Design spi_host, start of the top module:
module spi_host #
	(
		parameter C_S_AXIS_TDATA_WIDTH = 32,
		parameter integer C_S_AXI_DATA_WIDTH	= 32,
		parameter integer C_S_AXI_ADDR_WIDTH	= 8,
		parameter integer SPI_CS_WIDTH	= 16
	) (
	input spi_clk_i,
	output spi_clk_o,
	output spi_clk_t,
	input spi_mosi_i,
	output spi_mosi_o,
	output spi_mosi_t,
	input spi_miso_i,
	output spi_miso_o,
	output spi_miso_t,
	input [SPI_CS_WIDTH - 1:0]spi_cs_i,
	output [SPI_CS_WIDTH - 1:0]spi_cs_o,
	output [SPI_CS_WIDTH - 1:0]spi_cs_t,
	input  s_axi_aclk,
	input  s_axi_aresetn,
	input [C_S_AXI_ADDR_WIDTH-1 : 0] s_axi_awaddr,
	input  s_axi_awvalid,
	output  s_axi_awready,
	input [C_S_AXI_DATA_WIDTH-1 : 0] s_axi_wdata,
	input  s_axi_wvalid,
	output  s_axi_wready,
	output [1 : 0] s_axi_bresp,
	output  s_axi_bvalid,
	input  s_axi_bready,
	input [C_S_AXI_ADDR_WIDTH-1 : 0] s_axi_araddr,
	input  s_axi_arvalid,
	output  s_axi_arready,
	output [C_S_AXI_DATA_WIDTH-1 : 0] s_axi_rdata,
	output [1 : 0] s_axi_rresp,
	output  s_axi_rvalid,
	input  s_axi_rready,
	output  s_axis_tready,
	input [C_S_AXIS_TDATA_WIDTH-1 : 0] s_axis_tdata,
	input  s_axis_tlast,
	input  s_axis_tvalid,
	input  m_axis_tready,
	output [C_S_AXIS_TDATA_WIDTH-1 : 0] m_axis_tdata,
	output  m_axis_tlast,
	output  m_axis_tvalid
);
localparam integer OP_STATUS_ADDR = 0;
localparam integer DATA_ACCESS_ADDR = 4;
localparam integer SPI_CS_W1C_ADDR = 8;
localparam integer SPI_CHIP_SEL_ADDR = 12;
localparam integer SPI_CS_W1S_ADDR = 16;
localparam integer SPI_CTL_ADDR = 20;
localparam integer SPI_CLK_SPCL_ADDR = 24;
localparam integer SPI_BURST_CNT_ADDR = 28;
wire rst_n;
assign rst_n = s_axi_aresetn;
reg [C_S_AXI_ADDR_WIDTH-1:0]awaddr_r;
wire aw_success;
assign aw_success = s_axi_awvalid & s_axi_awready;
reg [C_S_AXI_ADDR_WIDTH-1:0]araddr_r;
wire ar_success;
assign ar_success = s_axi_arvalid & s_axi_arready;
wire spi_state_is_idle;
  ...
For scale: ~1500 cells after synthesis, about 250 flip-flops, about 220 I/O pins, roughly 14000 um^2 of cells after synthesis.
clock: 13.3 ns
lec_check: 0
cap_margin: 35
cell_pad_in_sites_detail_placement: 0
cell_pad_in_sites_global_placement: 3
core_aspect_ratio: 0.67
core_margin: 2
core_utilization: 40
hold_slack_margin: 0.11
place_density: 0.6
setup_slack_margin: 1.69
slew_margin: 20
tns_end_percent: 85
run.sh (not shown) runs the stock make flow with config.mk's settings and CLKGATE_MAP_FILE=.
The first run completed with no timing, DRC or antenna violations.
Rerun with:
Settings changed: CAP_MARGIN 35 to 20, CELL_PAD_IN_SITES_DETAIL_PLACEMENT 0 to unset, CELL_PAD_IN_SITES_GLOBAL_PLACEMENT 3 to unset, CORE_ASPECT_RATIO 0.67 to unset, CORE_UTILIZATION 40 to 72, CTS_CLUSTER_DIAMETER set to 91, CTS_CLUSTER_SIZE set to 24, HOLD_SLACK_MARGIN 0.11 to unset, SETUP_SLACK_MARGIN 1.69 to unset, TNS_END_PERCENT 85 to unset.
Clock period 13.3 ns to 4.27 ns, I/O delays scaled along.
The new run passed the timing, DRC and antenna checks.
Flip-flop count does not change.
Combinational power went up to 3.2 times its value.
Utilization went up by 36 points.
Wire length went down by 9.9%.
Cell area went down by 4.4%.
Area after synthesis does not change.
Register-to-register slack loses 9000 ps.
Non-clock buffer count went up by 14.
Final cell count went down by 12%.
Total power went up to 2.7 times its value.
Sequential share of layout area went up by 1.7 points.
Rerun with:
Settings changed: CORE_UTILIZATION 72 to 40, CTS_CLUSTER_DIAMETER 91 to unset, CTS_CLUSTER_SIZE 24 to unset.
Clock period 4.27 ns to 7.69 ns, I/O delays scaled along.
Outcome: Area after synthesis does not change; critical path depth went down by 2; routed wire length grows by 1.2%; utilization drops by 37 points; sequential power came out lower by 45%; global-route usage went down by 17 points.
Rerun with:
Settings changed: CELL_PAD_IN_SITES_DETAIL_PLACEMENT set to 2, HOLD_SLACK_MARGIN set to 0.08.
Clock period 7.69 ns to 10.0 ns, I/O delays scaled along.
Final area is about the same. Worst hold slack improves by 32 ps. Routed wire length goes up by 57%. Total power falls by 16%. Die area stays the same. Clock skew rose by 5.9 ps. Worst setup slack improves by 530 ps. Core utilization decreases by 0.11 points. Via count grows by 14%. Flip-flop count is unchanged. Count of clock-buffer cells in the layout rose by 12.
Rerun with:
Settings changed: CELL_PAD_IN_SITES_DETAIL_PLACEMENT 2 to unset, CORE_UTILIZATION 40 to 23, HOLD_SLACK_MARGIN 0.08 to unset.
Clock period 10.0 ns to 11.4 ns, I/O delays scaled along.
=> Die size grows by well over a third; area after synthesis is unchanged; worst setup slack gets better by 1300 ps; wire length falls by a quarter to a third; power came out lower by about a fifth; clock power shrinks by a quarter to a third; synthesized cell count does not change; via count came out lower by roughly a tenth; combinational power shrinks by a quarter to a third; sequential power drops by about a fifth; worst hold slack gets worse by 34 ps.

---

spi_host again, from the RTL that the note above started with.
make LEC_CHECK=0 CAP_MARGIN=15 CORE_MARGIN=2 CORE_UTILIZATION=72 CTS_CLUSTER_DIAMETER=40 CTS_CLUSTER_SIZE=38 PLACE_DENSITY=0.6 SETUP_SLACK_MARGIN=2.62 SLEW_MARGIN=20 finish   # period 9.51 ns
Rerun with:
- ABC_AREA: default -> 1
- CAP_MARGIN: 15 -> 20
- CTS_CLUSTER_SIZE: 38 -> 72
- HOLD_SLACK_MARGIN: default -> -0.1
- PLACE_DENSITY: 0.6 -> 0.37
- SETUP_SLACK_MARGIN: 2.62 -> default
- clock period: 9.51 -> 9.04 ns (I/O delays scaled with it)
=>
- power is lower by 48%
- design area is higher by 4.7%
- clock skew is higher by 0.031 ns
- via count is higher by 25%
- routed wire length is higher by 10%
- clock power is lower by about 10%
- register-to-register slack degrades by 0.34 ns
Rerun with:
- ABC_AREA: 1 -> default
- CORE_UTILIZATION: 72 -> 66
- CTS_CLUSTER_DIAMETER: 40 -> default
- CTS_CLUSTER_SIZE: 72 -> default
- HOLD_SLACK_MARGIN: -0.1 -> default
- PLACE_DENSITY: 0.37 -> 0.6
- clock period: 9.04 -> 5.87 ns (I/O delays scaled with it)
Setup slack loses 0.90 ns.
Die area rose by 1.5%.
Sequential share of layout area rises by 2.5 points.
Combinational power grows to 24 times its value.
Non-clock buffer count is higher by 11.
Rerun with:
- CORE_UTILIZATION: 66 -> 72
- CTS_CLUSTER_DIAMETER: default -> 40
- CTS_CLUSTER_SIZE: default -> 38
- HOLD_SLACK_MARGIN: default -> -0.09
- clock period: 5.87 -> 8.13 ns (I/O delays scaled with it)
Worst setup slack gains 0.58 ns.
Cell area came out higher by 1.6%.
Via count went up by about 7%.
Area after synthesis stays the same.
Worst hold slack is better by 0.011 ns.
Global-route usage climbs by 7.9 points.
Sequential cell count is unchanged.

---

spi_host again, from the RTL that the note above started with.
clock: 4.28 ns
lec_check: 0
cap_margin: 20
core_margin: 2
core_utilization: 72
cts_cluster_size: 24
place_density: 0.79
slew_margin: 20
The baseline ran to the end with violations: negative setup slack.
Edit:
--- a/flow/config.mk
+++ b/flow/config.mk
@@ -10,4 +10,7 @@
 export CORE_UTILIZATION = 72
+export CTS_CLUSTER_DIAMETER = 91
 export CTS_CLUSTER_SIZE = 24
-export PLACE_DENSITY = 0.79
+export PLACE_DENSITY = 0.35
+export SETUP_SLACK_MARGIN = 0.63
 export SLEW_MARGIN = 20
+export TNS_END_PERCENT = 80
==> flow/constraint.sdc (replaced) <==
create_clock -name core_clock -period 4.27 [get_ports {s_axi_aclk}]
set_input_delay 0.8540 -clock core_clock [delete_from_list [all_inputs] [get_ports {s_axi_aclk}]]
set_output_delay 0.8540 -clock core_clock [all_outputs]
set_load 0.01 [all_outputs]
=> This time the run completed with no timing, DRC or antenna violations. Cell count is about the same. Synthesized cell count stays the same. Area after synthesis is unchanged. Clock power fell by 42%.
Edit:
==> flow/config.mk (replaced) <==
export PLATFORM = sky130hd
export DESIGN_NAME = spi_host
export DESIGN_NICKNAME = spi_host
export VERILOG_FILES = /design/flow/design.v
export SDC_FILE = /design/flow/constraint.sdc
export NUM_CORES = 4
export LEC_CHECK = 0
export CAP_MARGIN = 20
export CORE_MARGIN = 2
export CORE_UTILIZATION = 63
export PLACE_DENSITY = 0.6
export SLEW_MARGIN = 20
==> flow/constraint.sdc (replaced) <==
create_clock -name core_clock -period 7.69 [get_ports {s_axi_aclk}]
set_input_delay 1.5380 -clock core_clock [delete_from_list [all_inputs] [get_ports {s_axi_aclk}]]
set_output_delay 1.5380 -clock core_clock [all_outputs]
set_load 0.01 [all_outputs]
Power went down by 43%.
Synthesized area is unchanged.
Final cell count went up by 0.54%.
First-iteration DRC count went down by 36%.
Non-clock buffer count went down by 57.
Cell area went down by 0.87%.
Sequential cell count is unchanged.
Worst setup slack improved by 0.63 ns.
Combinational power went down by 53%.
Die size went up by 14%.
Edit:
--- a/flow/config.mk
+++ b/flow/config.mk
@@ -9,4 +9,4 @@
 export CORE_MARGIN = 2
-export CORE_UTILIZATION = 63
-export PLACE_DENSITY = 0.6
+export CORE_UTILIZATION = 72
+export CTS_CLUSTER_SIZE = 25
 export SLEW_MARGIN = 20
==> flow/constraint.sdc (replaced) <==
create_clock -name core_clock -period 4.27 [get_ports {s_axi_aclk}]
set_input_delay 0.8540 -clock core_clock [delete_from_list [all_inputs] [get_ports {s_axi_aclk}]]
set_output_delay 0.8540 -clock core_clock [all_outputs]
set_load 0.01 [all_outputs]
The new run completed and failed the layout checks on negative setup slack.
Total power increases by 94%.
Setup slack loses 1.4 ns.
Utilization went up by 12 points.
Via count is higher by 14%.
Synthesized cell count does not change.
Clock-buffer cell count grows by 1.
Power is estimated from default activity; no workload was simulated.
